## Classic_Pong_Top
module Classic_Pong_Top (
    input clk_i,
    input rst_i,
    input UART_RX_i,
    input sw1_i,
    input sw2_i,
    input sw3_i,
    input sw4_i,
    output VGA_Hsync_o,
    output VGA_Vsync_o,
    output VGA_Red_0_o,
    output VGA_Red_1_o,
    output VGA_Red_2_o,
    output VGA_Grn_0_o,
    output VGA_Grn_1_o,
    output VGA_Grn_2_o,
    output VGA_Blu_0_o,
    output VGA_Blu_1_o,
    output VGA_Blu_2_o
);
==> flow/config.mk <==
export PLATFORM = sky130hd
export DESIGN_NAME = Classic_Pong_Top
export DESIGN_NICKNAME = Classic_Pong_Top
export VERILOG_FILES = /design/flow/design.v
export SDC_FILE = /design/flow/constraint.sdc
export NUM_CORES = 4
export LEC_CHECK = 0
export ABC_AREA = 1
export CAP_MARGIN = 15
export CELL_PAD_IN_SITES_GLOBAL_PLACEMENT = 0
export CORE_MARGIN = 2
export CORE_UTILIZATION = 72
export CTS_CLUSTER_DIAMETER = 380
export CTS_CLUSTER_SIZE = 15
export GPL_ROUTABILITY_DRIVEN = 0
export HOLD_SLACK_MARGIN = 0.07
export MIN_ROUTING_LAYER = met1
export PLACE_DENSITY_LB_ADDON = 0.02
export SETUP_SLACK_MARGIN = -0.14
export SLEW_MARGIN = 20
export TNS_END_PERCENT = 70
==> flow/constraint.sdc <==
create_clock -name core_clock -period 5.44 [get_ports {clk_i}]
set_input_delay 1.0880 -clock core_clock [delete_from_list [all_inputs] [get_ports {clk_i}]]
set_output_delay 1.0880 -clock core_clock [all_outputs]
set_load 0.01 [all_outputs]
run.sh (not shown) runs the stock make flow with config.mk's settings and CLKGATE_MAP_FILE=.
The first run ran to the end with no violations.
Then changed:
==> flow/config.mk (replaced) <==
export PLATFORM = sky130hd
export DESIGN_NAME = Classic_Pong_Top
export DESIGN_NICKNAME = Classic_Pong_Top
export VERILOG_FILES = /design/flow/design.v
export SDC_FILE = /design/flow/constraint.sdc
export NUM_CORES = 4
export LEC_CHECK = 0
export ABC_AREA = 1
export CAP_MARGIN = 20
export CORE_MARGIN = 2
export CORE_UTILIZATION = 72
export CTS_CLUSTER_SIZE = 15
export GPL_ROUTABILITY_DRIVEN = 0
export PLACE_DENSITY_LB_ADDON = 0.03
export SETUP_SLACK_MARGIN = -0.14
export SLEW_MARGIN = 20
==> flow/constraint.sdc (replaced) <==
create_clock -name core_clock -period 5.31 [get_ports {clk_i}]
set_input_delay 1.0620 -clock core_clock [delete_from_list [all_inputs] [get_ports {clk_i}]]
set_output_delay 1.0620 -clock core_clock [all_outputs]
set_load 0.01 [all_outputs]
The changed run went through all stages and came out clean.
Synthesized area stays the same.
Register-to-register slack got worse by 0.19 ns.
Worst hold slack got worse by 0.0074 ns.
Via count grows by 2.9%.
Total power grows by 18%.
Routed wire length grows by 3.5%.
Setup slack got worse by 0.19 ns.
Clock-buffer cell count grows by 25.
Design area grows by 2.3%.
Utilization grows by 1.8 points.
Then changed:
--- a/flow/config.mk
+++ b/flow/config.mk
@@ -10,7 +10,8 @@
 export CORE_MARGIN = 2
 export CORE_UTILIZATION = 72
+export CTS_CLUSTER_DIAMETER = 364
 export CTS_CLUSTER_SIZE = 15
 export GPL_ROUTABILITY_DRIVEN = 0
-export PLACE_DENSITY_LB_ADDON = 0.03
-export SETUP_SLACK_MARGIN = -0.14
+export GPL_TIMING_DRIVEN = 0
+export PLACE_DENSITY_LB_ADDON = 0.02
 export SLEW_MARGIN = 20
The new run completed with no timing, DRC or antenna violations. Via count climbs by 0.66%. Total power drops by 13%. Maximum frequency drops by 6.4%.
Then changed:
--- a/flow/config.mk
+++ b/flow/config.mk
@@ -10,8 +10,6 @@
 export CORE_MARGIN = 2
 export CORE_UTILIZATION = 72
-export CTS_CLUSTER_DIAMETER = 364
-export CTS_CLUSTER_SIZE = 15
-export GPL_ROUTABILITY_DRIVEN = 0
-export GPL_TIMING_DRIVEN = 0
-export PLACE_DENSITY_LB_ADDON = 0.02
+export CTS_CLUSTER_SIZE = 71
+export PLACE_DENSITY_LB_ADDON = 0.01
+export SETUP_SLACK_MARGIN = -0.14
 export SLEW_MARGIN = 20
Power went up by 12%.
Routed wire length goes down by 4.1%.
Cell area came out higher by 0.60%.
Worst setup slack is better by 0.29 ns.
Then changed:
--- a/flow/config.mk
+++ b/flow/config.mk
@@ -10,6 +10,7 @@
 export CORE_MARGIN = 2
 export CORE_UTILIZATION = 72
-export CTS_CLUSTER_SIZE = 71
-export PLACE_DENSITY_LB_ADDON = 0.01
-export SETUP_SLACK_MARGIN = -0.14
+export CTS_CLUSTER_SIZE = 15
+export GPL_ROUTABILITY_DRIVEN = 0
+export PLACE_DENSITY_LB_ADDON = 0.02
+export SETUP_SLACK_MARGIN = 1.58
 export SLEW_MARGIN = 20
The new run completed with no timing, DRC or antenna violations.
Design area came out higher slightly.
Via count came out higher slightly.
Wire length barely changes.
Power came out higher by a few percent.
Power and IR drop assume default switching activity.
